run 1:
## bicubic
module bicubic(clk, rst, act, in, out_0, out_1, out_2, out_3);
	input clk,rst,act;
	input [7:0] in;
  wire oooooooooooooooo;
	wire [7:0] in_0,in_1,in_2,in_3;   
	output [7:0] out_0, out_1, out_2, out_3;
	wire [1:0] ooooooooooo;
	wire[14:0] x_weight_sum_0;
	wire[14:0] x_weight_sum_1;
	wire[14:0] x_weight_sum_2;
	wire[14:0] x_weight_sum_3;
	wire[7:0] y_weight_sum_0;	
	wire[7:0] y_weight_sum_1;
	wire[7:0] y_weight_sum_2;
	wire[7:0] y_weight_sum_3;
	 input_array A(.clk(clk), .rst(rst), .act(act), .in(in),
					.out_0(in_3), .out_1(in_2), .out_2(in_1), .out_3(in_0));
	reg[14:0] array0_0 [3:0];
	reg[14:0] array0_1 [3:0];
	reg[14:0] array1_0 [3:0];
	reg[14:0] array1_1 [3:0];
	reg[14:0] array2_0 [3:0];
	reg[14:0] array2_1 [3:0];
	reg[14:0] array3_0 [3:0];
	reg[14:0] array3_1 [3:0];
	reg[1:0] mux_sel;
	reg switch;
	wire[14:0] dm0_0_0, dm0_1_0, dm0_2_0, dm0_3_0, 				
					  dm0_0_1, dm0_1_1, dm0_2_1, dm0_3_1,
 					 dm1_0_0, dm1_1_0, dm1_2_0, dm1_3_0, 
					 dm1_0_1, dm1_1_1, dm1_2_1, dm1_3_1,
 					 dm2_0_0, dm2_1_0, dm2_2_0, dm2_3_0, 
					 dm2_0_1, dm2_1_1, dm2_2_1, dm2_3_1,
 					 dm3_0_0, dm3_1_0, dm3_2_0, dm3_3_0, 
					 dm3_0_1, dm3_1_1, dm3_2_1, dm3_3_1;
  wire[14:0]  array0_0_0, array0_1_0, array0_2_0, array0_3_0, 					
					  array0_0_1, array0_1_1, array0_2_1, array0_3_1,
 					 array1_0_0, array1_1_0, array1_2_0, array1_3_0, 
					 array1_0_1, array1_1_1, array1_2_1, array1_3_1,
 					 array2_0_0, array2_1_0, array2_2_0, array2_3_0, 
					 array2_0_1, array2_1_1, array2_2_1, array2_3_1,
 					 array3_0_0, array3_1_0, array3_2_0, array3_3_0, 
					 array3_0_1, array3_1_1, array3_2_1, array3_3_1;
	wire[14:0]  y_in0_0,y_in0_1,y_in0_2,y_in0_3,				
					  y_in1_0,y_in1_1,y_in1_2,y_in1_3,
					  y_in2_0,y_in2_1,y_in2_2,y_in2_3,
					  y_in3_0,y_in3_1,y_in3_2,y_in3_3;
	assign array0_0_0= array0_0[0];		
	assign array0_1_0= array0_0[1];		
	assign array0_2_0= array0_0[2];		
	assign array0_3_0= array0_0[3];		
	assign array1_0_0= array1_0[0];		
	assign array1_1_0= array1_0[1];		
	assign array1_2_0= array1_0[2];		
	assign array1_3_0= array1_0[3];		
	assign array2_0_0= array2_0[0];		
	assign array2_1_0= array2_0[1];		
	assign array2_2_0= array2_0[2];		
	assign array2_3_0= array2_0[3];		
	assign array3_0_0= array3_0[0];		
  ...
For scale: ~830 flip-flops, roughly 43 I/O pins.
clock: 6.48 ns
lec_check: 0
cap_margin: 20
cell_pad_in_sites_detail_placement: 1
core_margin: 2
core_utilization: 48
gpl_timing_driven: 0
place_density_lb_addon: 0.16
slew_margin: 35
run.sh (not shown) runs the stock make flow with config.mk's settings and CLKGATE_MAP_FILE=.
> inputs changed (run 1 -> run 2)
Settings: removing PLACE_DENSITY_LB_ADDON (formerly 0.16); removing CELL_PAD_IN_SITES_DETAIL_PLACEMENT (formerly 1); removing GPL_TIMING_DRIVEN (formerly 0); changing SLEW_MARGIN from 35 to 20; changing CORE_UTILIZATION from 48 to 59; changing the clock period (ns, I/O delays scaled along) from 6.48 to 7.29.
==> comparison <==
Run 2 went all the way through the flow, and no timing, DRC or antenna check failed.
Looking at cell area after layout, run 2 sits about 4.3% below run 1.
Compared run 2 vs run 1, and met3 wirelength from detailed routing is down in run 2.
Diode insertion count for antenna repair (run 2 over run 1): increase, 2
Cell count: run 2 lower than run 1
Looking at worst setup path startpoint, the y2.temp_3[7] result is from run 2; the mux_sel[1] one comes from run 1.
Going from run 1 to run 2, number of optimization iterations in the first detailed-route pass now larger, routed wire length now smaller.
Going from run 1 to run 2, total global routing overflow shows no meaningful change, hold-fix buffer count after cts was more or less identical.
### run 2 -> run 3
Settings: setting ABC_AREA to 1 for the first time; setting CTS_CLUSTER_DIAMETER to 395 for the first time; changing CORE_UTILIZATION from 59 to 72; changing the clock period (ns, I/O delays scaled along) from 7.29 to 2.58.
### Flow results
Run 3 did not finish: a tool error stopped it during clock tree synthesis (4_1_cts). Taking run 2 as the reference, in run 3 number of rows in the core area dropped about 7.5%; synthesized cell count climbed 20%; total standard cell area after synthesis climbed 0.0021 mm²; placed wire-length estimate after detailed placement climbed about 60%; setup slack after placement dropped 3210 ps. Against run 2, Yosys chip area in run 3 rose by a few percent. [run 3] fraction of the yosys area taken by sequential cells fell 1.8 points relative to run 2. [compare] base=run 2 new=run 3: floorplan die height went down, die footprint moved down, distinct cell type count of the synthesized netlist -11.

Starting RTL as in the previous note.
==> flow/design.v (excerpt) <==
module bicubic(clk, rst, act, in, out_0, out_1, out_2, out_3);
==> flow/config.mk <==
export PLATFORM = sky130hd
export DESIGN_NAME = bicubic
export DESIGN_NICKNAME = bicubic
export VERILOG_FILES = /design/flow/design.v
export SDC_FILE = /design/flow/constraint.sdc
export NUM_CORES = 4
export LEC_CHECK = 0
export CAP_MARGIN = 20
export CELL_PAD_IN_SITES_DETAIL_PLACEMENT = 0
export CELL_PAD_IN_SITES_GLOBAL_PLACEMENT = 0
export CORE_ASPECT_RATIO = 0.72
export CORE_MARGIN = 2
export CORE_UTILIZATION = 65
export CTS_CLUSTER_SIZE = 80
export MAX_ROUTING_LAYER = met4
export SETUP_SLACK_MARGIN = 2.96
export SLEW_MARGIN = 20
export TNS_END_PERCENT = 15
==> flow/constraint.sdc <==
create_clock -name core_clock -period 10.2 [get_ports {clk}]
set_input_delay 2.0400 -clock core_clock [delete_from_list [all_inputs] [get_ports {clk}]]
set_output_delay 2.0400 -clock core_clock [all_outputs]
set_load 0.01 [all_outputs]
Edit:
--- a/flow/config.mk
+++ b/flow/config.mk
@@ -11,8 +11,8 @@
 export CORE_ASPECT_RATIO = 0.72
 export CORE_MARGIN = 2
-export CORE_UTILIZATION = 65
+export CORE_UTILIZATION = 60
 export CTS_CLUSTER_SIZE = 80
 export MAX_ROUTING_LAYER = met4
-export SETUP_SLACK_MARGIN = 2.96
+export SETUP_SLACK_MARGIN = 2.55
 export SLEW_MARGIN = 20
 export TNS_END_PERCENT = 15
==> flow/constraint.sdc (replaced) <==
create_clock -name core_clock -period 8.85 [get_ports {clk}]
set_input_delay 1.7700 -clock core_clock [delete_from_list [all_inputs] [get_ports {clk}]]
set_output_delay 1.7700 -clock core_clock [all_outputs]
set_load 0.01 [all_outputs]
After rerunning:
- utilization goes down by 5.1 points
- worst hold slack stays flat
- via count went down by 0.46%
Edit:
--- a/flow/config.mk
+++ b/flow/config.mk
@@ -6,13 +6,14 @@
 export NUM_CORES = 4
 export LEC_CHECK = 0
-export CAP_MARGIN = 20
+export ABC_AREA = 1
+export CAP_MARGIN = 5
 export CELL_PAD_IN_SITES_DETAIL_PLACEMENT = 0
 export CELL_PAD_IN_SITES_GLOBAL_PLACEMENT = 0
 export CORE_ASPECT_RATIO = 0.72
 export CORE_MARGIN = 2
-export CORE_UTILIZATION = 60
+export CORE_UTILIZATION = 72
 export CTS_CLUSTER_SIZE = 80
 export MAX_ROUTING_LAYER = met4
-export SETUP_SLACK_MARGIN = 2.55
+export SETUP_SLACK_MARGIN = -0.05
 export SLEW_MARGIN = 20
 export TNS_END_PERCENT = 15
==> flow/constraint.sdc (replaced) <==
create_clock -name core_clock -period 4.77 [get_ports {clk}]
set_input_delay 0.9540 -clock core_clock [delete_from_list [all_inputs] [get_ports {clk}]]
set_output_delay 0.9540 -clock core_clock [all_outputs]
set_load 0.01 [all_outputs]
- Now the flow aborted during global routing (5_1_grt), error ODB-0269
- synthesized area grows by 4.2%
- die size is lower by 13%
- synthesized cell count rises by 20%
